`run.sh`:
```
#!/bin/bash
# the make line also repeats each setting of config.mk as NAME=value (left out here)
make -C /OpenROAD-flow-scripts/flow DESIGN_CONFIG=/design/flow/config.mk WORK_HOME=/design/flow/orfs CLKGATE_MAP_FILE= finish
```
`config.mk`:
```
export PLATFORM = sky130hd
export DESIGN_NAME = apb_uart
export DESIGN_NICKNAME = apb_uart
export VERILOG_FILES = /design/flow/design.v
export SDC_FILE = /design/flow/constraint.sdc
export NUM_CORES = 4
export LEC_CHECK = 0
export CAP_MARGIN = 20
export CORE_MARGIN = 2
export CORE_UTILIZATION = 40
export SETUP_SLACK_MARGIN = 0.46
export SLEW_MARGIN = 20
```
`constraint.sdc`:
```
create_clock -name core_clock -period 4.88 [get_ports {pclk}]
set_input_delay 0.9760 -clock core_clock [delete_from_list [all_inputs] [get_ports {pclk}]]
set_output_delay 0.9760 -clock core_clock [all_outputs]
set_load 0.01 [all_outputs]
```
`design.v`:
```
module baud_gen #(
    parameter DIV_WIDTH = 20
)(
    input  wire                 clk,
    input  wire                 rst_n,
    input  wire [DIV_WIDTH-1:0] divisor,
    output reg                  tick_16x
);
    reg [DIV_WIDTH-1:0] counter;
    always @(posedge clk or negedge rst_n) begin
        if (!rst_n) begin
            counter  <= 0;
            tick_16x <= 0;
        end else begin
            if (divisor <= 1) begin
                tick_16x <= 1'b0;
                counter  <= 0;
            end
            else if (counter == divisor - 1) begin
                tick_16x <= 1'b1;
                counter  <= 0;
            end 
            else begin
                tick_16x <= 1'b0;
                counter  <= counter + 1;
            end
        end
    end
endmodule
module sync_fifo #(
    parameter DATA_WIDTH = 8,
    parameter DEPTH      = 16
)(
    input  wire                  clk,
    input  wire                  rst_n,
    input  wire                  wr_en,
    input  wire [DATA_WIDTH-1:0] din,
    input  wire                  rd_en,
    output wire [DATA_WIDTH-1:0] dout,  
    output wire                  full,
    output wire                  empty
);
    localparam PTR_WIDTH = $clog2(DEPTH);
    reg [DATA_WIDTH-1:0] mem [0:DEPTH-1];
    reg [PTR_WIDTH:0]    count;
    reg [PTR_WIDTH-1:0]  wr_ptr, rd_ptr;
    assign dout  = mem[rd_ptr];
    assign full  = (count == DEPTH);
    assign empty = (count == 0);
    always @(posedge clk or negedge rst_n) begin
        if (!rst_n) begin
            count  <= 0;
            wr_ptr <= 0;
            rd_ptr <= 0;
        end else begin
            case ({wr_en && !full, rd_en && !empty})
                2'b10: begin  
                    mem[wr_ptr] <= din;
                    wr_ptr      <= (wr_ptr == DEPTH-1) ? 0 : wr_ptr + 1;
                    count       <= count + 1;
                end
                2'b01: begin  
                    rd_ptr      <= (rd_ptr == DEPTH-1) ? 0 : rd_ptr + 1;
                    count       <= count - 1;
                end
                2'b11: begin  
                    mem[wr_ptr] <= din;
                    wr_ptr      <= (wr_ptr == DEPTH-1) ? 0 : wr_ptr + 1;
                    rd_ptr      <= (rd_ptr == DEPTH-1) ? 0 : rd_ptr + 1;
                end
                default: ; 
            endcase
        end
    end
endmodule
module uart_tx (
    input  wire       clk,
    input  wire       rst_n,
    input  wire       tx_start,     
    input  wire [7:0] din,          
    input  wire       s_tick,
    output reg        tx_busy,     
    output reg        tx
);
    localparam [1:0] IDLE=0, START=1, DATA=2, STOP=3;
    reg [1:0] state, next_state;
    reg [3:0] s_count;
    reg [2:0] n_count;
    reg [7:0] tx_reg;
    always @(posedge clk or negedge rst_n) begin
        if (!rst_n) begin
            state   <= IDLE;
            s_count <= 0;
            n_count <= 0;
            tx_reg  <= 0;
            tx      <= 1'b1;
        end else begin
            state <= next_state;
            case (state)
                IDLE: begin
                    tx <= 1'b1;
                    if (tx_start) begin
                        tx_reg  <= din;
                        s_count <= 0;
                    end
                end
                START: begin
                    tx <= 1'b0;
                    n_count <= 0; 
                    if (s_tick) s_count <= (s_count == 15) ? 0 : s_count + 1;
                end
                DATA: begin
                    tx <= tx_reg[0];  
                    if (s_tick) begin
                        if (s_count == 15) begin
                            s_count <= 0;
                            tx_reg  <= tx_reg >> 1;
                            if (n_count < 7) n_count <= n_count + 1;
                        end else s_count <= s_count + 1;
                    end
                end
                STOP: begin
                    tx <= 1'b1;
                    if (s_tick) begin
                        if (s_count == 15) s_count <= 0;
                        else s_count <= s_count + 1;
                    end
                end
            endcase
        end
    end
    always @(*) begin
        next_state = state;
        tx_busy    = 1'b1; 
        case (state)
            IDLE: begin
                tx_busy = 1'b0; 
                if (tx_start) next_state = START;
            end
            START: if (s_tick && s_count == 15) next_state = DATA;
            DATA:  if (s_tick && s_count == 15 && n_count == 7) next_state = STOP;
            STOP:  if (s_tick && s_count == 15) next_state = IDLE;
        endcase
    end
endmodule
module uart_rx (
    input  wire       clk,
    input  wire       rst_n,
    input  wire       rx,          
    input  wire       s_tick,
    output reg  [7:0] dout,
    output reg        rx_done_tick
);
    localparam [1:0] IDLE=0, START=1, DATA=2, STOP=3;
    reg [1:0] state, next_state;
    reg [3:0] s_count;
    reg [2:0] n_count;
    reg [7:0] rx_reg;
    always @(posedge clk or negedge rst_n) begin
        if (!rst_n) begin
            state   <= IDLE;
            s_count <= 0;
            n_count <= 0;
            rx_reg  <= 0;
            dout    <= 0;
            rx_done_tick <= 0;
        end else begin
            state <= next_state;
            rx_done_tick <= 1'b0;
            case (state)
                IDLE: if (~rx) s_count <= 0;
                START: begin
                    n_count <= 0;  
                    if (s_tick) s_count <= (s_count == 7) ? 0 : s_count + 1;
                end
                DATA: if (s_tick) begin
                    if (s_count == 15) begin
                        s_count <= 0;
                        rx_reg <= {rx, rx_reg[7:1]};
                        if (n_count < 7) n_count <= n_count + 1;
                    end else s_count <= s_count + 1;
                end
                STOP: if (s_tick) begin
                    if (s_count == 15) begin
                         rx_done_tick <= 1'b1;
                         dout <= rx_reg;
                         s_count <= 0;
                    end else s_count <= s_count + 1;
                end
            endcase
        end
    end
    always @(*) begin
        next_state = state;
        case (state)
            IDLE:  if (~rx) next_state = START;
            START: if (s_tick && s_count == 7) next_state = (~rx) ? DATA : IDLE;
            DATA:  if (s_tick && s_count == 15 && n_count == 7) next_state = STOP;
            STOP:  if (s_tick && s_count == 15) next_state = IDLE;
        endcase
    end
endmodule
    module apb_uart (
    input  wire        pclk,
    input  wire        presetn,
    input  wire [31:0] paddr,
    input  wire        psel,
    input  wire        penable,
    input  wire        pwrite,
    input  wire [31:0] pwdata,
    output reg  [31:0] prdata,
    output wire        pready,
    output wire        pslverr,
    output wire        tx_o,
    input  wire        rx_i
);
    initial begin
        if (16 < 2) $error("FIFO DEPTH must be >= 2");
    end
    wire rst_n = presetn; 
    assign pready  = 1'b1;   
    assign pslverr = 1'b0;
    reg rx_sync1, rx_sync2;
    always @(posedge pclk or negedge rst_n) begin
        if (!rst_n) begin
            rx_sync1 <= 1'b1;
            rx_sync2 <= 1'b1;
        end else begin
            rx_sync1 <= rx_i;
            rx_sync2 <= rx_sync1; 
        end
    end
    reg  [19:0] baud_divisor;
    wire        s_tick;
    wire [7:0]  tx_fifo_out, rx_fifo_out, rx_data_raw;
    wire        tx_full, tx_empty, rx_full, rx_empty;
    wire        rx_done_tick;
    wire        uart_tx_busy;
    reg         tx_fifo_rd_en;
    reg         uart_tx_start;
    reg  [7:0]  uart_tx_data_latched;
    wire wr_en = psel & penable & pwrite;
    wire rd_en = psel & penable & ~pwrite;
    wire [3:0] addr = paddr[3:0];
    localparam [1:0] S_TX_IDLE = 0, S_TX_POP = 1, S_TX_START = 2;
    reg [1:0] tx_fsm_state;
    always @(posedge pclk or negedge rst_n) begin
        if (!rst_n) begin
            tx_fsm_state   <= S_TX_IDLE;
            tx_fifo_rd_en  <= 0;
            uart_tx_start  <= 0;
            uart_tx_data_latched <= 0;
        end else begin
            tx_fifo_rd_en <= 0;
            uart_tx_start <= 0;
            case (tx_fsm_state)
                S_TX_IDLE: begin
                    if (!tx_empty && !uart_tx_busy && !uart_tx_start) begin  
                        tx_fifo_rd_en <= 1; 
                        uart_tx_data_latched <= tx_fifo_out;
                        tx_fsm_state <= S_TX_START;
                    end
                end
                S_TX_START: begin
                    uart_tx_start <= 1; 
                    tx_fsm_state  <= S_TX_IDLE;
                end
                default: tx_fsm_state <= S_TX_IDLE;
            endcase
        end
    end
    always @(posedge pclk or negedge rst_n) begin
        if (!rst_n) baud_divisor <= 20'd325;
        else if (wr_en && addr == 4'h08) baud_divisor <= pwdata[19:0];
    end
    always @(*) begin
        prdata = 32'b0;
        case (addr)
            4'h00: prdata = {24'b0, rx_fifo_out}; 
            4'h04: prdata = {30'b0, rx_empty, tx_full};
            4'h08: prdata = {12'b0, baud_divisor};
            default: prdata = 32'b0;
        endcase
    end
    baud_gen #(.DIV_WIDTH(20)) u_baud (
        .clk(pclk), .rst_n(rst_n),
        .divisor(baud_divisor), .tick_16x(s_tick)
    );
    sync_fifo #(.DATA_WIDTH(8), .DEPTH(16)) u_tx_fifo (
        .clk(pclk), .rst_n(rst_n),
        .wr_en(wr_en && (addr == 4'h00)),
        .din(pwdata[7:0]),
        .rd_en(tx_fifo_rd_en), 
        .dout(tx_fifo_out), 
        .full(tx_full), .empty(tx_empty)
    );
    uart_tx u_tx (
        .clk(pclk), .rst_n(rst_n),
        .tx_start(uart_tx_start),
        .din(uart_tx_data_latched),
        .s_tick(s_tick),
        .tx_busy(uart_tx_busy),
        .tx(tx_o)
    );
    sync_fifo #(.DATA_WIDTH(8), .DEPTH(16)) u_rx_fifo (
        .clk(pclk), .rst_n(rst_n),
        .wr_en(rx_done_tick),
        .din(rx_data_raw),
        .rd_en(rd_en && (addr == 4'h00)),
        .dout(rx_fifo_out),
        .full(rx_full), .empty(rx_empty)
    );
    uart_rx u_rx (
        .clk(pclk), .rst_n(rst_n),
        .rx(rx_sync2), 
        .s_tick(s_tick),
        .dout(rx_data_raw),
        .rx_done_tick(rx_done_tick)
    );
endmodule
```
==> results.py, run 1 <==
# Generated from Yosys and OpenROAD reports
metrics = {
    "floorplanning": {
        "fp.coreArea_sq_um": 42100,
        "initCoreUtil_pct": 40.7,
        "rows": 75,
        "ios": 105,
        "fp.dieH_um": 211,
        "dieArea_sq_um": 44500,
        "die_w_um": 211,
    },
    "route": {
        "vias": 11100,
        "drc": 0,
        "dr.pass1.iters": 6,
        "n_antenna_cell": 0,
        "routed_wl_mm": 39.3,
        "viasPerCell": 5.60,
        "wl_per_cell_um": 19.9,
        "antenna_left": 0,
        "drtIter0Drc": 1045,
    },
    "place": {
        "portBuffers": 50,
        "dpl.hpwl_mm": 25.8,
        "place_ws_ns": 0.578,
        "gp_congestion": 0.800,
    },
    "synthesis": {
        "ff_type": "edfxtp_1",
        "ys_sh_mux_pct": 4.36,
        "top_cell": "edfxtp_1",
        "synth.top_cells.by_count": "edfxtp_1, nand2_1, dfrtp_1",
        "ys_seq_share_pct": 63.6,
        "top_cell_area_share_pct": 44.8,
        "syn_inst": 1340,
        "yosys-stat-cells": 1340,
        "synth-edff-count": 256,
        "numSynthFlops": 384,
        "synthTopCellsByArea": "edfxtp_1, dfrtp_1, mux2_2",
        "syn_area_sq_um": 17100,
        "ys_sh_adder_pct": 2.93,
        "yosysTopAreaCell": "edfxtp_1",
        "ys_types": 77,
        "avgSynthCellArea_sq_um": 12.8,
        "xor_share_pct": 2.61,
        "synth_warnings": 6,
        "simple_gate_share_pct": 11.1,
        "async_flop_share_pct": 33.3,
        "netlist_logic_family_top": "AND-OR/OR-AND gates",
        "ys_sh_aoi_pct": 11.9,
        "synth-area-yosys_sq_um": 17100,
    },
    "timing": {
        "slew_violations": 0,
        "rsz0062_at_grt": "yes",
        "setup_viol": 0,
        "skew_ns": 0.0229,
        "slew_headroom_pct": 27.0,
        "tns_ns": 0,
        "max_freq_mhz": 232,
        "worstMarginPinSlew_ns": 1.09,
        "fin_crit_ns": 4.32,
        "worst_slack_ns": 0.562,
        "period_used_pct": 88.5,
        "timing_hold_violations_final": 0,
    },
    "pwr": {
        "powerSeq_mw": 3.84,
        "power_leader": "sequential cells",
        "power.switching_mw": 2.38,
        "p_leak_nw": 7.57,
        "p_seq_share_pct": 45.6,
        "comb_power_share_pct": 18.1,
        "p_clk_share_pct": 36.3,
        "swShare_pct": 28.3,
        "p_total_mw": 8.42,
        "p_comb_mw": 1.52,
        "p_int_mw": 6.04,
        "ir_drop_uv": 327,
        "powerDensity_nw_per_um2": 429,
        "p_clk_mw": 3.06,
    },
    "setup_path": {
        "slowest_delay_ns": 0.53,
        "required_ns": 3.90,
        "cp_common_cell": "a21oi_1",
        "critPathCapture": "prdata[7]",
        "endpoint_kind": "output pin",
        "startpoint": "u_rx_fifo.rd_ptr[0]",
        "cp.buffers_inverters": 3,
        "critPathMaxFanout": 16,
        "rr_endpoint": "u_baud.counter[10]",
        "critPathArrivalTime_ns": 3.34,
        "r2r_start": "baud_divisor[1]",
        "reg2regPathDepth": 10,
        "critPathKind": "register to output pin",
        "start_kind": "register",
        "cp_cell_sequence": "inv_1 -> ha_1 -> buf_4 -> a222oi_1 -> a21oi_1 -> a211oi_2 -> a21oi_1 -> o221ai_1 -> nand2_1 -> clkdlybuf4s50_1",
        "r2r_slack_ns": 1.28,
        "cp_top_family": "AND-OR/OR-AND gates",
        "slowest_stage": "clkdlybuf4s50_1",
        "worstSetupPathDepth": 10,
    },
    "cts": {
        "cts_setup_buffers": 0,
        "cts_buffers": 41,
        "cts-root-buf": "clkbuf_16",
        "clk_transition_reported_paths_ns": 0.06,
        "cts_sinks": 384,
        "h-tree-depth": 2,
        "tritoncts": "done",
        "clockBufferDepth": 3,
        "clk_latency_ns": 0.55,
    },
    "grt": {
        "grt.total_usage_pct": 17.7,
        "grt_max_degree": 56,
        "grt_pass1_vias": 10800,
        "grt_pass1_wl_mm": 61.5,
        "grt.overflow.total": 0,
        "antenna_found_initial": 0,
    },
    "final_layout": {
        "syn_to_final_growth_pct": 14.4,
        "nets": 1516,
    },
    "job": {
        "cap_violations": 0,
        "stage_log_warnings": 84,
    },
    "outcome": {
        "status": "timing/DRC/antenna clean",
    },
    "hold_path": {
        "hold_path_class": "input port to async pin",
    },
}
## final cells by class
class                      instances  area [sq um]
fill                            3717         22500
sequential                       384         10900
multi-input combinational        844          5720
clock buffer                      54          1080
timing repair buffer              98           875
tap                              539           674
clock inverter                    20           220
inverter                          38           143
## metal layers
layer	track usage, %	share of wire (%)
met4	4.98	2.0
met2	29.5	48
met5	0	0
met3	2.65	5.2
met1	24.2	45
## timing repair
item | in CTS | in global routing
setup endpoints to repair | 0 | 5
hold buffers | 0 | 0
resized | 0 | 5
## per-stage QoR
| step | area (sq um) | instances | hold slack (ns) | utilization (%) |
|---|---|---|---|---|
| after CTS | 19600 | 1977 | 0.362 | 46.5 |
| after global routing | 19600 | 1977 | 0.372 | 46.6 |
| after detailed placement | 18300 | 1903 | 0.349 | 43.4 |
| final | 19600 | 1977 | 0.356 | 46.6 |
| after global placement | 18300 | 1903 | 0.348 | 43.4 |
| after floorplan | 17200 | 1352 | 0.345 | - |
==> run 2: changes to the inputs <==
- CORE_UTILIZATION: 40 -> 64
- SETUP_SLACK_MARGIN: 0.46 -> default
- clock period: 4.88 -> 4.46 ns (I/O delays scaled with it)
==> results.py, run 2 <==
# Generated from Yosys and OpenROAD reports
metrics = {
    "synthesis": {
        "ys_types": 77,
        "ys_sh_adder_pct": 2.93,
        "xor_share_pct": 2.61,
        "synth_warnings": 6,
        "synth-edff-count": 256,
        "synthTopCellsByArea": "edfxtp_1, dfrtp_1, mux2_2",
        "synth-area-yosys_sq_um": 17100,
        "ff_type": "edfxtp_1",
        "ys_sh_aoi_pct": 11.9,
        "syn_area_sq_um": 17100,
        "ys_sh_mux_pct": 4.36,
        "syn_inst": 1340,
        "async_flop_share_pct": 33.3,
        "numSynthFlops": 384,
        "simple_gate_share_pct": 11.1,
        "ys_seq_share_pct": 63.6,
        "yosysTopAreaCell": "edfxtp_1",
        "avgSynthCellArea_sq_um": 12.8,
        "netlist_logic_family_top": "AND-OR/OR-AND gates",
        "synth.top_cells.by_count": "edfxtp_1, nand2_1, dfrtp_1",
        "top_cell": "edfxtp_1",
        "top_cell_area_share_pct": 44.8,
        "yosys-stat-cells": 1340,
    },
    "pwr": {
        "p_seq_share_pct": 46.3,
        "powerDensity_nw_per_um2": 469,
        "p_leak_nw": 7.62,
        "ir_drop_uv": 481,
        "comb_power_share_pct": 18.5,
        "p_comb_mw": 1.68,
        "p_clk_mw": 3.20,
        "p_int_mw": 6.54,
        "p_clk_share_pct": 35.2,
        "swShare_pct": 28.1,
        "powerSeq_mw": 4.21,
        "power.switching_mw": 2.55,
        "power_leader": "sequential cells",
    },
    "final_layout": {
        "nets": 1527,
        "syn_to_final_growth_pct": 13.1,
    },
    "hold_path": {
        "hold_path_class": "input port to async pin",
    },
    "setup_path": {
        "cp.buffers_inverters": 3,
        "rr_endpoint": "u_rx_fifo.mem[10][0]",
        "reg2regPathDepth": 9,
        "critPathCapture": "prdata[5]",
        "cp_top_family": "buffers and inverters",
        "worstSetupPathDepth": 9,
        "startpoint": "u_rx_fifo.rd_ptr[1]",
        "endpoint_kind": "output pin",
        "r2r_start": "u_rx_fifo.count[1]",
        "slowest_stage": "clkdlybuf4s50_1",
        "start_kind": "register",
        "critPathKind": "register to output pin",
        "required_ns": 3.57,
        "cp_cell_sequence": "inv_1 -> ha_2 -> nor2b_1 -> a222oi_1 -> a21oi_1 -> a2111oi_2 -> buf_4 -> o21ai_0 -> clkdlybuf4s50_1",
        "r2r_slack_ns": 1.19,
        "slowest_delay_ns": 0.62,
        "critPathMaxFanout": 13,
        "critPathArrivalTime_ns": 3.43,
    },
    "cts": {
        "cts_setup_buffers": 0,
        "clk_latency_ns": 0.52,
        "cts_buffers": 39,
        "cts_sinks": 384,
        "h-tree-depth": 2,
        "cts-root-buf": "clkbuf_16",
        "tritoncts": "done",
        "clk_transition_reported_paths_ns": 0.06,
        "clockBufferDepth": 3,
    },
    "timing": {
        "slew_violations": 0,
        "timing_hold_violations_final": 0,
        "setup_viol": 0,
        "worstMarginPinSlew_ns": 1.04,
        "hold_ws_ns": 0.289,
        "max_freq_mhz": 231,
        "slew_headroom_pct": 30.7,
        "skew_ns": 0.0125,
        "tns_ns": 0,
        "worst_slack_ns": 0.140,
        "rsz0062_at_grt": "no",
        "period_used_pct": 96.9,
        "fin_crit_ns": 4.32,
    },
    "route": {
        "dr.pass1.iters": 8,
        "vias": 11200,
        "wl_per_cell_um": 22.0,
        "viasPerCell": 6.31,
        "drtIter0Drc": 1221,
        "antenna_left": 0,
        "n_antenna_cell": 0,
        "routed_wl_mm": 39.1,
        "drc": 0,
    },
    "job": {
        "cap_violations": 0,
        "stage_log_warnings": 85,
    },
    "grt": {
        "grt_max_degree": 55,
        "antenna_found_initial": 0,
        "grt.overflow.total": 0,
        "grt_pass1_vias": 11000,
        "grt_pass1_wl_mm": 61.4,
        "grt.total_usage_pct": 28.2,
    },
    "outcome": {
        "status": "timing/DRC/antenna clean",
    },
    "place": {
        "dpl.hpwl_mm": 25.8,
        "place_ws_ns": 0.360,
        "portBuffers": 50,
        "gp_congestion": 0.862,
    },
    "floorplanning": {
        "fp.coreArea_sq_um": 26200,
        "fp.dieH_um": 168,
        "ios": 105,
        "die_w_um": 168,
        "initCoreUtil_pct": 65.4,
        "rows": 59,
        "dieArea_sq_um": 28100,
    },
}
## run 2: what timing repair did
item / in CTS / in global routing
endpoints found under the hold margin: 0 / 0
gates resized: 2 / 3
setup endpoints to repair: 1 / 3
hold buffers: 0 / 0
## run 2: metal layers
metal | GRT usage [%] | up-vias | part of all wire (%)
li1 | - | 5179 | -
met5 | 0 | - | 0
met4 | 8.47 | 0 | 2.7
met2 | 47.6 | 453 | 49
met1 | 39.2 | 5532 | 41
met3 | 3.47 | 72 | 6.7
## run 2: per-stage QoR
stage	cells	area (sq um)	power (mW)	util, %
after floorplan	1352	17200	5.44	-
final	1782	19400	9.09	74.0
after global placement	1712	18100	5.91	69.1
after detailed placement	1712	18100	5.95	69.1
after global routing	1782	19400	9.50	74.0
after CTS	1782	19400	9.13	73.9
## run 2: final cells by class
| type | count | area, sq um |
|---|---|---|
| Inverter | 38 | 143 |
| Clock inverter | 16 | 160 |
| Multi-Input combinational cell | 844 | 5710 |
| Sequential cell | 384 | 10900 |
| Tap cell | 335 | 419 |
| Fill cell | 1758 | 6820 |
| Timing Repair Buffer | 111 | 960 |
| Clock buffer | 54 | 1090 |
==> run 3: changes to the inputs <==
- CELL_PAD_IN_SITES_GLOBAL_PLACEMENT: default -> 0
- CORE_ASPECT_RATIO: default -> 0.99
- CORE_UTILIZATION: 64 -> 70
- CTS_CLUSTER_DIAMETER: default -> 34
- CTS_CLUSTER_SIZE: default -> 62
- MAX_ROUTING_LAYER: default -> met4
- PLACE_DENSITY_LB_ADDON: default -> 0.07
- SETUP_SLACK_MARGIN: default -> 0.77
- SLEW_MARGIN: 20 -> 15
- clock period: 4.46 -> 3.38 ns (I/O delays scaled with it)
==> results.py, run 3 <==
# Generated from Yosys and OpenROAD reports
metrics = {
    "outcome": {
        "status": "complete, but fails checks",
        "violations": "negative setup slack",
    },
    "synthesis": {
        "top_cell_area_share_pct": 44.8,
        "ff_type": "edfxtp_1",
        "yosys-stat-cells": 1340,
        "avgSynthCellArea_sq_um": 12.8,
        "ys_sh_adder_pct": 2.93,
        "synth.top_cells.by_count": "edfxtp_1, nand2_1, dfrtp_1",
        "yosysTopAreaCell": "edfxtp_1",
        "numSynthFlops": 384,
        "ys_seq_share_pct": 63.6,
        "netlist_logic_family_top": "AND-OR/OR-AND gates",
        "top_cell": "edfxtp_1",
        "synthTopCellsByArea": "edfxtp_1, dfrtp_1, mux2_2",
        "synth-area-yosys_sq_um": 17100,
        "syn_area_sq_um": 17100,
        "ys_sh_aoi_pct": 11.9,
        "synth_warnings": 6,
        "syn_inst": 1340,
        "ys_types": 77,
        "xor_share_pct": 2.61,
        "async_flop_share_pct": 33.3,
        "simple_gate_share_pct": 11.1,
        "synth-edff-count": 256,
        "ys_sh_mux_pct": 4.36,
    },
    "pwr": {
        "power_leader": "clock",
        "p_leak_nw": 8.67,
        "powerDensity_nw_per_um2": 661,
        "p_clk_mw": 5.65,
        "power.switching_mw": 4.75,
        "p_comb_mw": 3.33,
        "ir_drop_uv": 613,
        "powerSeq_mw": 5.61,
        "p_seq_share_pct": 38.4,
        "p_int_mw": 9.84,
        "p_clk_share_pct": 38.7,
        "comb_power_share_pct": 22.8,
        "swShare_pct": 32.6,
    },
    "grt": {
        "grt_max_degree": 65,
        "grt.overflow.total": 0,
        "grt_pass1_vias": 12800,
        "grt_pass1_wl_mm": 74.0,
        "antenna_found_initial": 0,
        "grt.total_usage_pct": 38.8,
    },
    "route": {
        "antenna_left": 0,
        "drc": 0,
        "n_antenna_cell": 0,
        "drtIter0Drc": 2855,
        "viasPerCell": 7.50,
        "vias": 14100,
        "dr.pass1.iters": 9,
        "routed_wl_mm": 59.6,
        "wl_per_cell_um": 31.6,
    },
    "setup_path": {
        "critPathMaxFanout": 9,
        "start_kind": "register",
        "r2r_slack_ns": 0,
        "critPathKind": "register to output pin",
        "worstSetupPathDepth": 10,
        "cp_top_family": "AND-OR/OR-AND gates",
        "startpoint": "u_rx_fifo.rd_ptr[0]",
        "reg2regPathDepth": 9,
        "r2r_start": "baud_divisor[7]",
        "slowest_delay_ns": 0.48,
        "critPathArrivalTime_ns": 3.03,
        "cp_cell_sequence": "ha_4 -> buf_12 -> buf_4 -> a22oi_1 -> nor3b_1 -> a31oi_1 -> nand4_1 -> o221ai_2 -> a21boi_0 -> dlygate4sd2_1",
        "rr_endpoint": "u_baud.counter[2]",
        "required_ns": 2.70,
        "critPathCapture": "prdata[0]",
        "slowest_stage": "dfrtp_2",
        "endpoint_kind": "output pin",
        "cp.buffers_inverters": 3,
    },
    "cts": {
        "h-tree-depth": 2,
        "tritoncts": "done",
        "cts_buffers": 49,
        "clk_latency_ns": 0.57,
        "cts_sinks": 384,
        "cts-root-buf": "clkbuf_16",
        "clk_transition_reported_paths_ns": 0.06,
        "clockBufferDepth": 3,
    },
    "floorplanning": {
        "dieArea_sq_um": 25800,
        "ios": 105,
        "die_w_um": 161,
        "initCoreUtil_pct": 71.7,
        "fp.coreArea_sq_um": 23900,
        "fp.dieH_um": 160,
        "rows": 56,
    },
    "place": {
        "dp.cells": 1719,
        "dpl.hpwl_mm": 26.6,
        "gp_congestion": 0.944,
        "portBuffers": 50,
    },
    "hold_path": {
        "hp-start": "rx_sync1",
        "worstHoldPathCells": 0,
        "hold_path_class": "register to register",
        "hold_end": "rx_sync2",
    },
    "timing": {
        "period_used_pct": 110,
        "slew_headroom_pct": 37.0,
        "max_freq_mhz": 270,
        "rsz0062_at_grt": "yes",
        "fin_crit_ns": 3.71,
        "timing_hold_violations_final": 0,
        "slew_violations": 0,
        "worstMarginPinSlew_ns": 0.938,
        "worst_slack_ns": -0.326,
        "setup_viol": 10,
        "skew_ns": 0.0206,
        "tns_ns": -1.77,
    },
    "final_layout": {
        "fin_cells": 1883,
        "syn_to_final_growth_pct": 28.8,
        "nets": 1632,
    },
    "job": {
        "cap_violations": 0,
        "stage_log_warnings": 86,
    },
}
==> run 3: layer usage <==
metal,vias to the layer above,global-route usage (%),routed length (um)
li1,5414,-,-
met5,-,-,0
met1,6729,49.0,19000
met2,1540,63.4,28200
met4,0,15.4,4850
met3,440,6.86,7510
==> run 3: what timing repair did <==
| action | 4_1_cts | 5_1_grt |
|---|---|---|
| endpoints found under the setup margin | 306 | 252 |
| hold endpoints to repair | 9 | 0 |
| gates resized | 182 | 156 |
| buffers inserted | 41 | 28 |
| pin swaps | 50 | 66 |
| cloned | 2 | 0 |
| hold buffers | 1 | 0 |
==> run 3: final cells by class <==
type | instances | area [sq um]
fillers | 727 | 1810
inverters | 38 | 160
multi-input cells | 844 | 6870
well taps | 319 | 399
repair buffers | 206 | 2000
clock inverters | 34 | 405
flip-flops and latches | 384 | 10900
clock buffers | 58 | 1340
==> run 3: metrics by stage <==
| stage | power [mW] | utilization [%] | hold WS [ns] | instance area, sq um | setup WS (ns) |
|---|---|---|---|---|---|
| after floorplan | 7.19 | - | 0.345 | 17400 | 0.667 |
| after global placement | 7.86 | 77.7 | 0.347 | 18600 | -0.0136 |
| after detailed placement | 7.95 | 77.7 | 0.348 | 18600 | -0.0870 |
| after CTS | 13.7 | 88.7 | 0.355 | 21200 | -0.128 |
| after global routing | 14.9 | 92.4 | 0.372 | 22100 | -0.414 |
| final | 14.6 | 92.4 | 0.373 | 22100 | -0.326 |
==> run 4: changes to the inputs <==
- CELL_PAD_IN_SITES_GLOBAL_PLACEMENT: 0 -> default
- CORE_ASPECT_RATIO: 0.99 -> default
- CORE_UTILIZATION: 70 -> 22
- CTS_CLUSTER_DIAMETER: 34 -> default
- CTS_CLUSTER_SIZE: 62 -> default
- MAX_ROUTING_LAYER: met4 -> default
- PLACE_DENSITY_LB_ADDON: 0.07 -> 0.14
- SETUP_SLACK_MARGIN: 0.77 -> default
- SLEW_MARGIN: 15 -> 20
- clock period: 3.38 -> 6.0 ns (I/O delays scaled with it)
==> results.py, run 4 <==
# Generated from Yosys and OpenROAD reports
metrics = {
    "pwr": {
        "p_seq_share_pct": 43.6,
        "ir_drop_uv": 217,
        "comb_power_share_pct": 18.4,
        "p_total_mw": 7.12,
        "swShare_pct": 29.6,
        "power_leader": "sequential cells",
        "power.switching_mw": 2.11,
        "p_comb_mw": 1.31,
        "p_leak_nw": 7.66,
        "p_int_mw": 5.01,
        "powerDensity_nw_per_um2": 349,
        "powerSeq_mw": 3.10,
        "p_clk_mw": 2.71,
        "p_clk_share_pct": 38.0,
    },
    "floorplanning": {
        "dieArea_sq_um": 80200,
        "die_w_um": 283,
        "fp.dieH_um": 283,
        "initCoreUtil_pct": 22.2,
        "fp.coreArea_sq_um": 77300,
        "ios": 105,
        "rows": 102,
    },
    "setup_path": {
        "r2r_start": "baud_divisor[1]",
        "start_kind": "register",
        "critPathCapture": "prdata[5]",
        "endpoint_kind": "output pin",
        "critPathMaxFanout": 20,
        "reg2regPathDepth": 10,
        "rr_endpoint": "u_baud.counter[10]",
        "cp.buffers_inverters": 2,
        "r2r_slack_ns": 2.61,
        "slowest_stage": "a2111oi_0",
        "critPathKind": "register to output pin",
        "slowest_delay_ns": 0.66,
        "startpoint": "u_rx_fifo.rd_ptr[0]",
        "critPathArrivalTime_ns": 4.18,
        "worstSetupPathDepth": 8,
        "cp_top_family": "AND-OR/OR-AND gates",
        "required_ns": 4.80,
        "cp_cell_sequence": "ha_1 -> buf_4 -> a22o_1 -> a222oi_1 -> a21oi_1 -> a2111oi_0 -> o21ai_0 -> clkdlybuf4s50_1",
    },
    "synthesis": {
        "synth-area-yosys_sq_um": 17100,
        "synth-edff-count": 256,
        "syn_area_sq_um": 17100,
        "yosysTopAreaCell": "edfxtp_1",
        "async_flop_share_pct": 33.3,
        "ys_sh_aoi_pct": 11.9,
        "yosys-stat-cells": 1340,
        "synth_warnings": 6,
        "synthTopCellsByArea": "edfxtp_1, dfrtp_1, mux2_2",
        "ys_types": 77,
        "xor_share_pct": 2.61,
        "syn_inst": 1340,
        "ys_sh_adder_pct": 2.93,
        "top_cell_area_share_pct": 44.8,
        "top_cell": "edfxtp_1",
        "numSynthFlops": 384,
        "simple_gate_share_pct": 11.1,
        "ys_sh_mux_pct": 4.36,
        "synth.top_cells.by_count": "edfxtp_1, nand2_1, dfrtp_1",
        "ff_type": "edfxtp_1",
        "netlist_logic_family_top": "AND-OR/OR-AND gates",
        "avgSynthCellArea_sq_um": 12.8,
        "ys_seq_share_pct": 63.6,
    },
    "route": {
        "drtIter0Drc": 833,
        "vias": 11000,
        "drc": 0,
        "routed_wl_mm": 47.8,
        "n_antenna_cell": 0,
        "antenna_left": 0,
        "viasPerCell": 4.41,
        "wl_per_cell_um": 19.2,
        "dr.pass1.iters": 6,
    },
    "final_layout": {
        "syn_to_final_growth_pct": 18.9,
        "nets": 1522,
        "stdcell_area_sq_um": 20400,
    },
    "cts": {
        "clk_transition_reported_paths_ns": 0.06,
        "cts-root-buf": "clkbuf_16",
        "clk_latency_ns": 0.59,
        "postCtsHoldBufs": 0,
        "tritoncts": "done",
        "h-tree-depth": 2,
        "cts_buffers": 46,
        "post_cts_resized": 0,
        "cts_sinks": 384,
        "cts_setup_buffers": 0,
        "clockBufferDepth": 3,
    },
    "place": {
        "gp_congestion": 0.758,
        "place_ws_ns": 0.948,
        "placed_area_sq_um": 18900,
        "portBuffers": 50,
        "dpl.hpwl_mm": 30.6,
    },
    "timing": {
        "max_freq_mhz": 186,
        "fin_crit_ns": 5.38,
        "hold_ws_ns": 0.350,
        "slew_violations": 0,
        "timing_hold_violations_final": 0,
        "rsz0062_at_grt": "no",
        "skew_ns": 0.0148,
        "slew_headroom_pct": 28.0,
        "period_used_pct": 89.6,
        "tns_ns": 0,
        "worstMarginPinSlew_ns": 1.08,
        "worst_slack_ns": 0.623,
        "setup_viol": 0,
    },
    "hold_path": {
        "worstHoldPathCells": 0,
        "hold_path_class": "register to register",
        "hold_end": "rx_sync2",
        "hp-start": "rx_sync1",
    },
    "grt": {
        "grt_max_degree": 55,
        "grt.overflow.total": 0,
        "grt_pass1_wl_mm": 72.2,
        "grt.total_usage_pct": 11.7,
        "grt_pass1_vias": 11100,
        "antenna_found_initial": 1,
    },
    "job": {
        "cap_violations": 0,
        "stage_log_warnings": 83,
    },
    "outcome": {
        "status": "timing/DRC/antenna clean",
    },
}
[run 4: layer usage]
layer	GRT usage (%)	share of wire (%)	vias to the layer above	wire, um
li1	-	-	5179	-
met2	18.6	46	229	22100
met5	0	0	-	0
met4	3.27	2.2	0	1050
met1	16.2	47	5516	22500
met3	2.47	4.7	64	2260
[run 4: area by class of cell]
class,count,area [sq um]
Multi-Input combinational cell,844,5710
Inverter,38,143
Timing Repair Buffer,99,870
Sequential cell,384,10900
Fill cell,8068,57000
Tap cell,1040,1300
Clock buffer,57,1190
Clock inverter,27,258
[run 4: through the flow]
stage	util (%)	instances
global placement	24.5	2405
detailed placement	24.5	2405
global route	26.3	2489
floorplan	-	1352
finish	26.3	2489
CTS	26.3	2489
==> run 5: changes to the inputs <==
- ABC_AREA: default -> 1
- CORE_UTILIZATION: 22 -> 70
- CTS_CLUSTER_DIAMETER: default -> 229
- HOLD_SLACK_MARGIN: default -> -0.1
- PLACE_DENSITY_LB_ADDON: 0.14 -> default
- clock period: 6.0 -> 2.75 ns (I/O delays scaled with it)
==> results.py, run 5 <==
# Generated from Yosys and OpenROAD reports
metrics = {
    "place": {
        "dpl.hpwl_mm": 29.1,
        "gp_congestion": 0.899,
        "placed_area_sq_um": 19000,
        "portBuffers": 50,
        "place_ws_ns": -0.631,
        "dp.cells": 2162,
    },
    "timing": {
        "setup_viol": 8,
        "slew_headroom_pct": 37.3,
        "fin_crit_ns": 3.13,
        "max_freq_mhz": 320,
        "skew_ns": 0.0147,
        "worstMarginPinSlew_ns": 0.937,
        "rsz0062_at_grt": "yes",
        "period_used_pct": 114,
        "slew_violations": 0,
        "timing_hold_violations_final": 0,
        "worst_slack_ns": -0.377,
    },
    "pwr": {
        "power.switching_mw": 4.13,
        "p_total_mw": 14.4,
        "p_comb_mw": 2.73,
        "p_seq_share_pct": 46.1,
        "comb_power_share_pct": 19.0,
        "p_clk_share_pct": 34.9,
        "powerSeq_mw": 6.65,
        "powerDensity_nw_per_um2": 701,
        "swShare_pct": 28.7,
        "power_leader": "sequential cells",
        "p_leak_nw": 8.79,
        "ir_drop_uv": 621,
        "p_int_mw": 10.3,
        "p_clk_mw": 5.03,
    },
    "cts": {
        "cts-root-buf": "clkbuf_16",
        "tritoncts": "done",
        "clk_transition_reported_paths_ns": 0.06,
        "clockBufferDepth": 3,
        "cts_buffers": 39,
        "clk_latency_ns": 0.54,
        "h-tree-depth": 2,
        "cts_sinks": 384,
    },
    "outcome": {
        "status": "complete, but fails checks",
        "violations": "negative setup slack",
    },
    "hold_path": {
        "hold_path_class": "input port to async pin",
    },
    "route": {
        "drtIter0Drc": 1753,
        "wl_per_cell_um": 19.8,
        "dr.pass1.iters": 6,
        "viasPerCell": 5.94,
        "vias": 13300,
        "routed_wl_mm": 44.3,
        "antenna_left": 0,
        "drc": 0,
    },
    "final_layout": {
        "fin_cells": 2238,
        "finish.utilization_pct": 84.8,
        "stdcell_area_sq_um": 20600,
        "nets": 1993,
        "fillerInstances": 1291,
        "syn_to_final_growth_pct": 19.2,
    },
    "setup_path": {
        "cp_top_family": "simple AND/OR/NAND/NOR gates",
        "critPathArrivalTime_ns": 2.58,
        "critPathMaxFanout": 8,
        "critPathKind": "register to output pin",
        "rr_endpoint": "u_rx_fifo.count[4]",
        "cp.buffers_inverters": 4,
        "required_ns": 2.20,
        "start_kind": "register",
        "reg2regPathDepth": 17,
        "slowest_delay_ns": 0.46,
        "r2r_slack_ns": 0.11,
        "endpoint_kind": "output pin",
        "worstSetupPathDepth": 12,
        "cp_common_cell": "nand2_1",
        "critPathCapture": "prdata[0]",
        "slowest_stage": "dfrtp_2",
        "r2r_start": "u_rx_fifo.count[1]",
        "cp_cell_sequence": "inv_2 -> ha_4 -> inv_4 -> nor3_2 -> buf_4 -> nand2_1 -> nand4_1 -> nor3_2 -> nand2_1 -> nand2_1 -> nand3_1 -> buf_2",
        "startpoint": "u_rx_fifo.rd_ptr[1]",
    },
    "grt": {
        "grt_pass1_wl_mm": 69.0,
        "grt_pass1_vias": 13100,
        "grt_max_degree": 85,
        "grt.total_usage_pct": 34.5,
        "antenna_found_initial": 1,
        "grt.overflow.total": 0,
    },
    "synthesis": {
        "synth_warnings": 6,
        "syn_area_sq_um": 17300,
        "ff_type": "edfxtp_1",
        "synth.top_cells.by_count": "nand2_1, edfxtp_1, nor2_1",
        "simple_gate_share_pct": 21.4,
        "synth-area-yosys_sq_um": 17300,
        "synthTopCellsByArea": "edfxtp_1, dfrtp_1, nand2_1",
        "top_cell_area_share_pct": 44.6,
        "syn_inst": 1689,
        "ys_seq_share_pct": 63.2,
        "avgSynthCellArea_sq_um": 10.2,
        "ys_types": 51,
        "netlist_logic_family_top": "simple AND/OR/NAND/NOR gates",
        "top_cell": "nand2_1",
        "ys_sh_aoi_pct": 5.88,
        "yosys-stat-cells": 1689,
        "ys_sh_mux_pct": 0,
        "yosysTopAreaCell": "edfxtp_1",
        "ys_sh_adder_pct": 2.92,
        "xor_share_pct": 1.78,
        "numSynthFlops": 384,
        "synth-edff-count": 256,
        "async_flop_share_pct": 33.3,
    },
    "job": {
        "stage_log_warnings": 87,
        "cap_violations": 0,
    },
    "floorplanning": {
        "initCoreUtil_pct": 71.1,
        "fp.dieH_um": 161,
        "die_w_um": 161,
        "rows": 57,
        "ios": 105,
        "dieArea_sq_um": 25900,
        "fp.coreArea_sq_um": 24200,
    },
}
run 5: repair_timing:
item	CTS	global route
buffers inserted	3	4
gates resized	116	38
setup endpoints to repair	169	181
hold buffers	0	0
pin swaps	34	28
run 5: area by class of cell:
| class | instances | area [sq um] | area share [%] |
|---|---|---|---|
| Sequential cell | 384 | 10900 | 53.1 |
| Multi-Input combinational cell | 1117 | 5900 | 28.7 |
| Timing Repair Buffer | 173 | 1470 | 7.17 |
| Clock buffer | 58 | 1150 | 5.59 |
| Inverter | 169 | 643 | 3.13 |
| Tap cell | 324 | 405 | 1.97 |
| Clock inverter | 12 | 71.3 | 0.347 |
| Antenna cell | 1 | 2.50 | 0.0122 |
run 5: per-stage QoR:
| stage | TNS, ns | hold slack, ns |
|---|---|---|
| 6_report | -2.78 | 0.125 |
| 5_1_grt | -3.56 | 0.165 |
| 4_1_cts | -2.25 | 0.140 |
| 3_5_place_dp | -126.59 | 0.355 |
| 3_3_place_gp | -106.72 | 0.346 |
| 2_1_floorplan | 0 | 0.254 |
run 5: metal layers:
| metal | up-vias | part of all wire [%] | global-route usage (%) |
|---|---|---|---|
| li1 | 6090 | - | - |
| met5 | - | 0 | 0 |
| met2 | 737 | 49 | 58.3 |
| met1 | 6339 | 39 | 46.5 |
| met4 | 0 | 3.6 | 11.8 |
| met3 | 124 | 8.6 | 5.14 |
==> run 6: changes to the inputs <==
- CAP_MARGIN: 20 -> 35
- CORE_ASPECT_RATIO: default -> 1.03
- CORE_UTILIZATION: 70 -> 72
- CTS_CLUSTER_DIAMETER: 229 -> 354
- CTS_CLUSTER_SIZE: default -> 24
- GPL_ROUTABILITY_DRIVEN: default -> 0
- HOLD_SLACK_MARGIN: -0.1 -> 0.29
- MIN_ROUTING_LAYER: default -> met1
- PLACE_DENSITY_LB_ADDON: default -> 0.01
- SETUP_SLACK_MARGIN: default -> -0.09
- SLEW_MARGIN: 20 -> 40
- clock period: 2.75 -> 2.71 ns (I/O delays scaled with it)
==> results.py, run 6 <==
# Generated from Yosys and OpenROAD reports
metrics = {
    "place": {
        "portBuffers": 50,
        "place_ws_ns": -0.405,
        "placed_area_sq_um": 18900,
        "dp.cells": 2134,
        "dpl.hpwl_mm": 28.5,
    },
    "final_layout": {
        "syn_to_final_growth_pct": 14.9,
        "nets": 1975,
        "ff_latch_area_sq_um": 10900,
        "comb_area_sq_um": 5870,
        "fillerInstances": 1294,
        "fin_cells": 2174,
        "stdcell_area_sq_um": 19800,
        "finish.utilization_pct": 84.2,
    },
    "route": {
        "n_antenna_cell": 0,
        "dr.pass1.iters": 5,
        "vias": 13200,
        "viasPerCell": 6.05,
        "antenna_left": 0,
        "routed_wl_mm": 42.2,
        "wl_per_cell_um": 19.4,
        "drc": 0,
        "drtIter0Drc": 1611,
    },
    "grt": {
        "antenna_found_initial": 0,
        "grt_pass1_wl_mm": 64.8,
        "grt_pass1_vias": 12900,
        "grt.overflow.total": 0,
        "grt.total_usage_pct": 33.1,
        "grt_max_degree": 129,
    },
    "timing": {
        "slew_violations": 0,
        "timing_hold_violations_final": 0,
        "worstMarginPinSlew_ns": 0.791,
        "worst_slack_ns": -0.427,
        "hold_ws_ns": 0.364,
        "skew_ns": 0.0167,
        "max_freq_mhz": 319,
        "setup_viol": 8,
        "slew_headroom_pct": 47.1,
        "rsz0062_at_grt": "yes",
        "fin_crit_ns": 3.14,
        "period_used_pct": 116,
    },
    "hold_path": {
        "worstHoldPathCells": 0,
        "hp-start": "rx_sync1",
        "hold_end": "rx_sync2",
        "hold_path_class": "register to register",
    },
    "pwr": {
        "p_leak_nw": 8.59,
        "p_int_mw": 8.87,
        "power_leader": "sequential cells",
        "ir_drop_uv": 776,
        "p_comb_mw": 2.83,
        "powerSeq_mw": 6.73,
        "p_clk_mw": 3.09,
        "p_seq_share_pct": 53.2,
        "power.switching_mw": 3.77,
        "swShare_pct": 29.8,
        "p_clk_share_pct": 24.4,
        "powerDensity_nw_per_um2": 638,
        "comb_power_share_pct": 22.3,
    },
    "synthesis": {
        "xor_share_pct": 1.78,
        "synth_warnings": 6,
        "ys_sh_mux_pct": 0,
        "numSynthFlops": 384,
        "syn_inst": 1689,
        "simple_gate_share_pct": 21.4,
        "async_flop_share_pct": 33.3,
        "ys_types": 51,
        "syn_area_sq_um": 17300,
        "ys_seq_share_pct": 63.2,
        "top_cell": "nand2_1",
        "top_cell_area_share_pct": 44.6,
        "yosysTopAreaCell": "edfxtp_1",
        "synth.top_cells.by_count": "nand2_1, edfxtp_1, nor2_1",
        "ff_type": "edfxtp_1",
        "synth-area-yosys_sq_um": 17300,
        "avgSynthCellArea_sq_um": 10.2,
        "ys_sh_adder_pct": 2.92,
        "ys_sh_aoi_pct": 5.88,
        "netlist_logic_family_top": "simple AND/OR/NAND/NOR gates",
        "yosys-stat-cells": 1689,
        "synth-edff-count": 256,
        "synthTopCellsByArea": "edfxtp_1, dfrtp_1, nand2_1",
    },
    "floorplanning": {
        "fp.coreArea_sq_um": 23500,
        "ios": 105,
        "initCoreUtil_pct": 73.3,
        "fp.dieH_um": 161,
        "dieArea_sq_um": 25200,
        "rows": 57,
        "die_w_um": 157,
    },
    "setup_path": {
        "slowest_stage": "dfrtp_1",
        "rr_endpoint": "u_tx_fifo.count[4]",
        "reg2regPathDepth": 15,
        "cp.buffers_inverters": 4,
        "cp_top_family": "simple AND/OR/NAND/NOR gates",
        "endpoint_kind": "output pin",
        "critPathCapture": "prdata[2]",
        "cp_common_cell": "nand2_1",
        "worstSetupPathDepth": 13,
        "critPathKind": "register to output pin",
        "cp_cell_sequence": "inv_1 -> nand2_1 -> buf_4 -> nor2_1 -> buf_4 -> a22o_1 -> nor2_2 -> nand4_1 -> nor2_1 -> nand2_1 -> nand2_1 -> nand2_1 -> buf_2",
        "required_ns": 2.17,
        "critPathMaxFanout": 5,
        "slowest_delay_ns": 0.37,
        "critPathArrivalTime_ns": 2.59,
        "start_kind": "register",
        "startpoint": "u_rx_fifo.rd_ptr[2]",
        "r2r_start": "u_tx_fifo.count[1]",
        "r2r_slack_ns": 0.09,
    },
    "job": {
        "stage_log_warnings": 87,
        "cap_violations": 0,
    },
    "cts": {
        "h-tree-depth": 1,
        "clk_latency_ns": 0.53,
        "cts-root-buf": "clkbuf_16",
        "cts_buffers": 19,
        "clk_transition_reported_paths_ns": 0.09,
        "clockBufferDepth": 3,
        "tritoncts": "done",
        "cts_sinks": 384,
    },
    "outcome": {
        "status": "complete, but fails checks",
        "violations": "negative setup slack",
    },
}
==> run 6: metrics by stage <==
stage | power, mW | setup TNS, ns
final | 12.6 | -3.14
after floorplan | 8.24 | 0
after global routing | 13.1 | -5.10
after detailed placement | 9.32 | -44.39
after CTS | 12.5 | -3.34
after global placement | 9.20 | -28.19
==> run 6: final cells by class <==
cell class	count	share of cell area, %
flip-flops and latches	384	55.0
clock inverters	1	0.0442
well taps	295	1.86
inverters	169	3.25
clock buffers	33	2.66
multi-input cells	1117	29.6
repair buffers	175	7.57
==> run 6: layer usage <==
layer / wire (um) / vias to the layer above / track usage (%) / share of wire [%]
met5: 0 / - / 0 / 0
met4: 1250 / 0 / 11.3 / 3.0
met3: 3780 / 99 / 4.88 / 9.0
met2: 21100 / 696 / 56.2 / 50
met1: 16000 / 6324 / 44.5 / 38
li1: - / 6038 / - / -
==> run 6: repair_timing <==
item | in CTS | in global routing
buffers inserted | 8 | 0
endpoints found under the setup margin | 11 | 157
hold buffers | 1 | 0
cloned | 0 | 0
endpoints found under the hold margin | 118 | 0
pin swaps | 23 | 20
resized | 88 | 49
==> run 7: changes to the inputs <==
- CAP_MARGIN: 35 -> 0
- CORE_ASPECT_RATIO: 1.03 -> default
- CTS_CLUSTER_DIAMETER: 354 -> 361
- CTS_CLUSTER_SIZE: 24 -> 15
- HOLD_SLACK_MARGIN: 0.29 -> default
- MIN_ROUTING_LAYER: met1 -> default
- SETUP_SLACK_MARGIN: -0.09 -> 0.97
- SLEW_MARGIN: 40 -> 20
- clock period: 2.71 -> 3.43 ns (I/O delays scaled with it)
==> results.py, run 7 <==
# Generated from Yosys and OpenROAD reports
metrics = {
    "route": {
        "met3_length_mm": 7.21,
        "dr.pass1.iters": 6,
        "drtIter0Drc": 2193,
        "top_layer": "met5",
        "routed_wl_mm": 55.9,
        "antenna_left": 0,
        "drc": 0,
        "wl_per_cell_um": 25.1,
        "n_antenna_cell": 0,
        "viasPerCell": 6.62,
        "vias": 14800,
        "wl_met1_mm": 18.6,
        "met2_length_mm": 25.8,
    },
    "outcome": {
        "status": "complete, but fails checks",
        "violations": "negative setup slack",
    },
    "synthesis": {
        "syn_inst": 1689,
        "xor_share_pct": 1.78,
        "netlist_logic_family_top": "simple AND/OR/NAND/NOR gates",
        "top_cell": "nand2_1",
        "ys_sh_mux_pct": 0,
        "synth-area-yosys_sq_um": 17300,
        "simple_gate_share_pct": 21.4,
        "ys_seq_share_pct": 63.2,
        "yosys-stat-cells": 1689,
        "synth-edff-count": 256,
        "ys_sh_aoi_pct": 5.88,
        "yosysTopAreaCell": "edfxtp_1",
        "synthTopCellsByArea": "edfxtp_1, dfrtp_1, nand2_1",
        "syn_area_sq_um": 17300,
        "synth.top_cells.by_count": "nand2_1, edfxtp_1, nor2_1",
        "ff_type": "edfxtp_1",
        "synth_warnings": 6,
        "ys_sh_adder_pct": 2.92,
        "numSynthFlops": 384,
        "async_flop_share_pct": 33.3,
        "ys_types": 51,
        "avgSynthCellArea_sq_um": 10.2,
        "top_cell_area_share_pct": 44.6,
    },
    "cts": {
        "cts_sinks": 384,
        "postCtsHoldBufs": 0,
        "cts_buffers": 29,
        "tritoncts": "done",
        "clk_transition_reported_paths_ns": 0.08,
        "cts-root-buf": "clkbuf_16",
        "clk_latency_ns": 0.57,
        "h-tree-depth": 1,
        "clockBufferDepth": 3,
    },
    "setup_path": {
        "worstSetupPathDepth": 14,
        "cp_top_family": "buffers and inverters",
        "rr_endpoint": "u_rx_fifo.count[4]",
        "r2r_slack_ns": 0.27,
        "startpoint": "u_rx_fifo.rd_ptr[0]",
        "critPathMaxFanout": 6,
        "cp_common_cell": "buf_6",
        "slowest_delay_ns": 0.49,
        "required_ns": 2.74,
        "reg2regPathDepth": 15,
        "r2r_start": "u_rx_fifo.count[1]",
        "critPathCapture": "prdata[5]",
        "slowest_stage": "dfrtp_2",
        "cp.buffers_inverters": 6,
        "critPathKind": "register to output pin",
        "critPathArrivalTime_ns": 3.14,
        "endpoint_kind": "output pin",
        "cp_cell_sequence": "buf_6 -> ha_4 -> inv_4 -> nor2_4 -> buf_6 -> nor4_4 -> nand3_2 -> inv_4 -> buf_6 -> nand2_2 -> nand2_1 -> nand2_1 -> o21ai_1 -> buf_2",
        "start_kind": "register",
    },
    "timing": {
        "max_freq_mhz": 261,
        "period_used_pct": 112,
        "timing_hold_violations_final": 0,
        "fin_crit_ns": 3.83,
        "hold_ws_ns": 0.252,
        "skew_ns": 0.0190,
        "worst_slack_ns": -0.396,
        "worstMarginPinSlew_ns": 1.01,
        "slew_violations": 0,
        "setup_viol": 8,
        "slew_headroom_pct": 32.5,
        "rsz0062_at_grt": "yes",
    },
    "pwr": {
        "p_leak_nw": 8.85,
        "p_clk_share_pct": 28.3,
        "p_clk_mw": 3.23,
        "p_seq_share_pct": 47.1,
        "powerDensity_nw_per_um2": 540,
        "swShare_pct": 32.4,
        "ir_drop_uv": 535,
        "comb_power_share_pct": 24.6,
        "p_int_mw": 7.72,
        "powerSeq_mw": 5.37,
        "p_comb_mw": 2.81,
        "power.switching_mw": 3.70,
        "power_leader": "sequential cells",
    },
    "grt": {
        "grt.total_usage_pct": 34.2,
        "grt_pass1_wl_mm": 67.8,
        "grt.overflow.total": 0,
        "grt_pass1_vias": 13000,
        "grt_max_degree": 80,
        "antenna_found_initial": 1,
    },
    "place": {
        "place_ws_ns": 0.0636,
        "portBuffers": 50,
        "dpl.hpwl_mm": 27.6,
    },
    "floorplanning": {
        "ios": 105,
        "dieArea_sq_um": 25200,
        "fp.dieH_um": 159,
        "die_w_um": 159,
        "initCoreUtil_pct": 73.5,
        "fp.coreArea_sq_um": 23500,
        "rows": 56,
    },
    "final_layout": {
        "fillerInstances": 904,
        "syn_to_final_growth_pct": 22.5,
        "nets": 1996,
    },
    "job": {
        "cap_violations": 0,
        "stage_log_warnings": 86,
    },
    "hold_path": {
        "hold_path_class": "input port to async pin",
    },
}
-- run 7: area by class of cell --
cell class                      count  area, sq um  share of cell area, %
Sequential cell                   384        10900                   51.6
Multi-Input combinational cell   1117         6500                   30.8
Timing Repair Buffer              184         1780                   8.44
Clock buffer                       52          812                   3.84
Inverter                          169          688                   3.26
Tap cell                          319          399                   1.89
Timing Repair inverter              2         23.8                  0.112
Clock inverter                      2         17.5                 0.0829
-- run 7: per-layer routing --
metal	up-vias	global-route usage (%)
met4	2	12.1
met1	6974	47.6
met3	372	5.54
met2	1316	55.7
li1	6100	-
met5	-	0
-- run 7: stage by stage --
| stage | std cells | setup TNS, ns | area [sq um] | total power [mW] | utilization [%] |
|---|---|---|---|---|---|
| global placement | 2087 | 0 | 18500 | 7.10 | 78.9 |
| finish | 2229 | -1.74 | 21100 | 11.4 | 90.1 |
| global route | 2229 | -1.86 | 21100 | 11.7 | 90.1 |
| floorplan | 1701 | 0 | 17400 | 6.52 | - |
| detailed placement | 2087 | 0 | 18500 | 7.19 | 78.9 |
| CTS | 2186 | 0 | 20000 | 10.5 | 85.0 |
-- run 7: what timing repair did --
item,4_1_cts,5_1_grt
setup buffers,44,42
gates resized,172,210
pin swaps,36,65
cloned,1,1
endpoints found under the setup margin,270,294
==> run 8: changes to the inputs <==
- ABC_AREA: 1 -> default
- CAP_MARGIN: 0 -> 20
- CORE_UTILIZATION: 72 -> 68
- CTS_CLUSTER_DIAMETER: 361 -> default
- CTS_CLUSTER_SIZE: 15 -> default
- GPL_ROUTABILITY_DRIVEN: 0 -> default
- PLACE_DENSITY_LB_ADDON: 0.01 -> default
- SETUP_SLACK_MARGIN: 0.97 -> default
- clock period: 3.43 -> 3.11 ns (I/O delays scaled with it)
==> results.py, run 8 <==
# Generated from Yosys and OpenROAD reports
metrics = {
    "cts": {
        "tritoncts": "done",
        "cts_sinks": 384,
        "clockBufferDepth": 3,
        "clk_latency_ns": 0.53,
        "h-tree-depth": 2,
        "clk_transition_reported_paths_ns": 0.06,
        "cts-root-buf": "clkbuf_16",
        "cts_buffers": 38,
    },
    "grt": {
        "antenna_found_initial": 0,
        "grt.total_usage_pct": 31.3,
        "grt_max_degree": 63,
        "grt_pass1_vias": 11700,
        "grt_pass1_wl_mm": 63.2,
        "grt.overflow.total": 0,
    },
    "setup_path": {
        "start_kind": "register",
        "worstSetupPathDepth": 11,
        "cp_top_family": "AND-OR/OR-AND gates",
        "critPathArrivalTime_ns": 2.73,
        "cp.buffers_inverters": 5,
        "cp_cell_sequence": "inv_1 -> buf_4 -> ha_4 -> buf_6 -> buf_4 -> a222oi_1 -> mux2i_1 -> a21oi_1 -> a31oi_1 -> a21o_2 -> buf_6",
        "critPathCapture": "prdata[6]",
        "startpoint": "u_rx_fifo.rd_ptr[0]",
        "rr_endpoint": "u_baud.counter[6]",
        "r2r_slack_ns": 0.17,
        "endpoint_kind": "output pin",
        "critPathMaxFanout": 5,
        "required_ns": 2.49,
        "slowest_stage": "dfrtp_1",
        "critPathKind": "register to output pin",
        "slowest_delay_ns": 0.37,
        "r2r_start": "baud_divisor[0]",
        "reg2regPathDepth": 10,
    },
    "route": {
        "wl_per_cell_um": 21.7,
        "viasPerCell": 6.30,
        "dr.pass1.iters": 5,
        "antenna_left": 0,
        "drc": 0,
        "routed_wl_mm": 40.5,
        "vias": 11700,
        "drtIter0Drc": 1435,
        "n_antenna_cell": 0,
    },
    "synthesis": {
        "synth_warnings": 6,
        "top_cell_area_share_pct": 44.8,
        "top_cell": "edfxtp_1",
        "syn_area_sq_um": 17100,
        "synth-edff-count": 256,
        "ys_sh_aoi_pct": 11.9,
        "simple_gate_share_pct": 11.1,
        "ys_sh_mux_pct": 4.36,
        "syn_inst": 1340,
        "synth-area-yosys_sq_um": 17100,
        "synthTopCellsByArea": "edfxtp_1, dfrtp_1, mux2_2",
        "async_flop_share_pct": 33.3,
        "netlist_logic_family_top": "AND-OR/OR-AND gates",
        "yosysTopAreaCell": "edfxtp_1",
        "ff_type": "edfxtp_1",
        "yosys-stat-cells": 1340,
        "synth.top_cells.by_count": "edfxtp_1, nand2_1, dfrtp_1",
        "ys_seq_share_pct": 63.6,
        "ys_sh_adder_pct": 2.93,
        "ys_types": 77,
        "numSynthFlops": 384,
        "avgSynthCellArea_sq_um": 12.8,
        "xor_share_pct": 2.61,
    },
    "timing": {
        "timing_hold_violations_final": 0,
        "skew_ns": 0.0205,
        "hold_ws_ns": 0.356,
        "worstMarginPinSlew_ns": 0.860,
        "rsz0062_at_grt": "yes",
        "worst_slack_ns": -0.244,
        "slew_headroom_pct": 42.7,
        "fin_crit_ns": 3.35,
        "setup_viol": 8,
        "period_used_pct": 108,
        "slew_violations": 0,
        "max_freq_mhz": 298,
        "tns_ns": -1.31,
    },
    "floorplanning": {
        "initCoreUtil_pct": 68.7,
        "fp.dieH_um": 163,
        "fp.coreArea_sq_um": 25000,
        "ios": 105,
        "dieArea_sq_um": 26500,
        "rows": 58,
        "die_w_um": 163,
    },
    "place": {
        "dpl.hpwl_mm": 26.5,
        "portBuffers": 50,
        "gp_congestion": 0.862,
    },
    "job": {
        "cap_violations": 0,
        "stage_log_warnings": 88,
    },
    "final_layout": {
        "comb_area_sq_um": 5990,
        "ff_latch_area_sq_um": 10900,
        "nets": 1615,
        "syn_to_final_growth_pct": 19.2,
        "fillerInstances": 1412,
        "finish.utilization_pct": 81.8,
    },
    "pwr": {
        "ir_drop_uv": 533,
        "powerSeq_mw": 6.01,
        "p_clk_share_pct": 33.7,
        "power.switching_mw": 3.70,
        "p_total_mw": 13.1,
        "swShare_pct": 28.3,
        "comb_power_share_pct": 20.4,
        "p_int_mw": 9.36,
        "p_leak_nw": 8.13,
        "p_clk_mw": 4.40,
        "p_seq_share_pct": 46.0,
        "powerDensity_nw_per_um2": 639,
        "p_comb_mw": 2.66,
        "power_leader": "sequential cells",
    },
    "hold_path": {
        "hp-start": "rx_sync1",
        "hold_path_class": "register to register",
        "hold_end": "rx_sync2",
        "worstHoldPathCells": 0,
    },
    "outcome": {
        "violations": "negative setup slack",
        "status": "complete, but fails checks",
    },
}
## run 8: layer usage
layer,vias to the layer above,global-route usage (%),share of wire (%)
li1,5352,-,-
met1,5826,41.6,39
met2,475,53.7,51
met3,88,5.04,7.1
met4,0,9.61,2.6
met5,-,0,0
## run 8: area by class of cell
class	count	share of cell area (%)
multi-input cells	844	29.3
well taps	330	2.02
clock inverters	17	0.735
repair buffers	200	8.78
inverters	38	0.710
flip-flops and latches	384	53.4
clock buffers	52	5.06
## run 8: timing repair
| item | in CTS | in global routing |
|---|---|---|
| pin swaps | 36 | 34 |
| hold endpoints to repair | 22 | 0 |
| endpoints found under the setup margin | 40 | 65 |
| gates resized | 93 | 33 |
| setup buffers | 10 | 12 |
| hold buffers | 1 | 0 |
| cloned | 1 | 0 |
## run 8: per-stage QoR
stage / area, sq um / instances / setup slack, ns
after CTS: 20300 / 1860 / -0.326
final: 20400 / 1865 / -0.244
after detailed placement: 18800 / 1779 / -0.344
after global placement: 18800 / 1779 / -0.337
after global routing: 20400 / 1865 / -0.312
after floorplan: 17200 / 1352 / -0.0790
==> run 9: changes to the inputs <==
- CORE_ASPECT_RATIO: default -> 0.68
- CORE_UTILIZATION: 68 -> 54
- CTS_CLUSTER_SIZE: default -> 95
- PLACE_DENSITY_LB_ADDON: default -> 0.25
- SETUP_SLACK_MARGIN: default -> 0.64
- SLEW_MARGIN: 20 -> 10
- clock period: 3.11 -> 3.03 ns (I/O delays scaled with it)
==> results.py, run 9 <==
# Generated from Yosys and OpenROAD reports
metrics = {
    "outcome": {
        "status": "complete, but fails checks",
        "violations": "negative setup slack",
    },
    "setup_path": {
        "rr_endpoint": "u_baud.counter[7]",
        "cp_cell_sequence": "ha_4 -> buf_12 -> buf_8 -> buf_2 -> buf_4 -> nand4b_1 -> nand3_1 -> a2111oi_2 -> buf_4 -> o21ai_2 -> buf_2",
        "critPathMaxFanout": 6,
        "required_ns": 2.42,
        "slowest_delay_ns": 0.46,
        "reg2regPathDepth": 9,
        "critPathCapture": "prdata[5]",
        "endpoint_kind": "output pin",
        "worstSetupPathDepth": 11,
        "startpoint": "u_rx_fifo.rd_ptr[0]",
        "slowest_stage": "dfrtp_2",
        "start_kind": "register",
        "r2r_slack_ns": 0.05,
        "r2r_start": "baud_divisor[7]",
        "critPathArrivalTime_ns": 2.70,
        "cp_top_family": "buffers and inverters",
        "critPathKind": "register to output pin",
        "cp.buffers_inverters": 6,
    },
    "pwr": {
        "powerDensity_nw_per_um2": 639,
        "p_seq_share_pct": 43.1,
        "power_leader": "sequential cells",
        "powerSeq_mw": 6.19,
        "p_leak_nw": 8.67,
        "p_clk_share_pct": 33.0,
        "p_comb_mw": 3.43,
        "swShare_pct": 29.8,
        "ir_drop_uv": 396,
        "power.switching_mw": 4.27,
        "p_int_mw": 10.1,
        "comb_power_share_pct": 23.9,
        "p_total_mw": 14.4,
        "p_clk_mw": 4.73,
    },
    "place": {
        "placed_area_sq_um": 19600,
        "portBuffers": 50,
        "gp_congestion": 0.901,
        "place_ws_ns": -0.330,
        "dp.cells": 1861,
        "dpl.hpwl_mm": 29.1,
    },
    "synthesis": {
        "synth_warnings": 6,
        "synth-area-yosys_sq_um": 17100,
        "top_cell_area_share_pct": 44.8,
        "ff_type": "edfxtp_1",
        "xor_share_pct": 2.61,
        "top_cell": "edfxtp_1",
        "yosysTopAreaCell": "edfxtp_1",
        "syn_area_sq_um": 17100,
        "avgSynthCellArea_sq_um": 12.8,
        "synthTopCellsByArea": "edfxtp_1, dfrtp_1, mux2_2",
        "yosys-stat-cells": 1340,
        "netlist_logic_family_top": "AND-OR/OR-AND gates",
        "ys_sh_adder_pct": 2.93,
        "syn_inst": 1340,
        "simple_gate_share_pct": 11.1,
        "ys_seq_share_pct": 63.6,
        "ys_sh_mux_pct": 4.36,
        "ys_sh_aoi_pct": 11.9,
        "synth.top_cells.by_count": "edfxtp_1, nand2_1, dfrtp_1",
        "ys_types": 77,
        "async_flop_share_pct": 33.3,
        "numSynthFlops": 384,
        "synth-edff-count": 256,
    },
    "final_layout": {
        "finish.utilization_pct": 72.2,
        "syn_to_final_growth_pct": 31.0,
        "comb_area_sq_um": 6910,
        "ff_latch_area_sq_um": 10900,
        "fin_cells": 1996,
        "stdcell_area_sq_um": 22500,
        "fillerInstances": 1949,
        "nets": 1665,
    },
    "cts": {
        "clk_transition_reported_paths_ns": 0.07,
        "tritoncts": "done",
        "cts_sinks": 384,
        "clk_latency_ns": 0.55,
        "clockBufferDepth": 3,
        "cts_buffers": 36,
        "cts-root-buf": "clkbuf_16",
        "h-tree-depth": 2,
    },
    "hold_path": {
        "hold_end": "rx_sync2",
        "hp-start": "rx_sync1",
        "hold_path_class": "register to register",
        "worstHoldPathCells": 0,
    },
    "grt": {
        "grt_pass1_wl_mm": 69.1,
        "grt.total_usage_pct": 27.8,
        "grt_max_degree": 59,
        "antenna_found_initial": 0,
        "grt.overflow.total": 0,
        "grt_pass1_vias": 12000,
    },
    "timing": {
        "skew_ns": 0.0323,
        "period_used_pct": 109,
        "max_freq_mhz": 302,
        "tns_ns": -1.55,
        "hold_ws_ns": 0.373,
        "rsz0062_at_grt": "yes",
        "setup_viol": 8,
        "worstMarginPinSlew_ns": 0.868,
        "slew_violations": 0,
        "worst_slack_ns": -0.279,
        "slew_headroom_pct": 41.6,
        "fin_crit_ns": 3.31,
        "timing_hold_violations_final": 0,
    },
    "route": {
        "antenna_left": 0,
        "routed_wl_mm": 47.3,
        "n_antenna_cell": 0,
        "wl_per_cell_um": 23.7,
        "drtIter0Drc": 1591,
        "drc": 0,
        "viasPerCell": 6.21,
        "dr.pass1.iters": 8,
        "vias": 12400,
    },
    "job": {
        "stage_log_warnings": 86,
        "cap_violations": 0,
    },
    "floorplanning": {
        "rows": 53,
        "fp.coreArea_sq_um": 31100,
        "fp.dieH_um": 151,
        "initCoreUtil_pct": 55.1,
        "dieArea_sq_um": 33200,
        "ios": 105,
        "die_w_um": 220,
    },
}
run 9: per-layer routing:
metal | global-route usage [%] | wire [um]
met1 | 40.8 | 19700
met2 | 40.6 | 21500
met3 | 7.99 | 5240
met4 | 7.55 | 959
met5 | 0 | 0
run 9: final cells by class:
type	count	share of cell area, %
clock buffer	48	4.60
multi-input combinational	844	30.8
tap	412	2.30
timing repair buffer	252	12.1
sequential	384	48.6
inverter	38	0.680
clock inverter	18	0.875
run 9: what timing repair did:
item                                    CTS  global route
buffers inserted                         37            27
pin swaps                                61            60
hold endpoints to repair                  7             0
hold buffers                              1             0
gates resized                           207           145
gates cloned                              4             0
endpoints found under the setup margin  305           318
Power figures rest on the tool's default switching activity, not on a simulated workload.
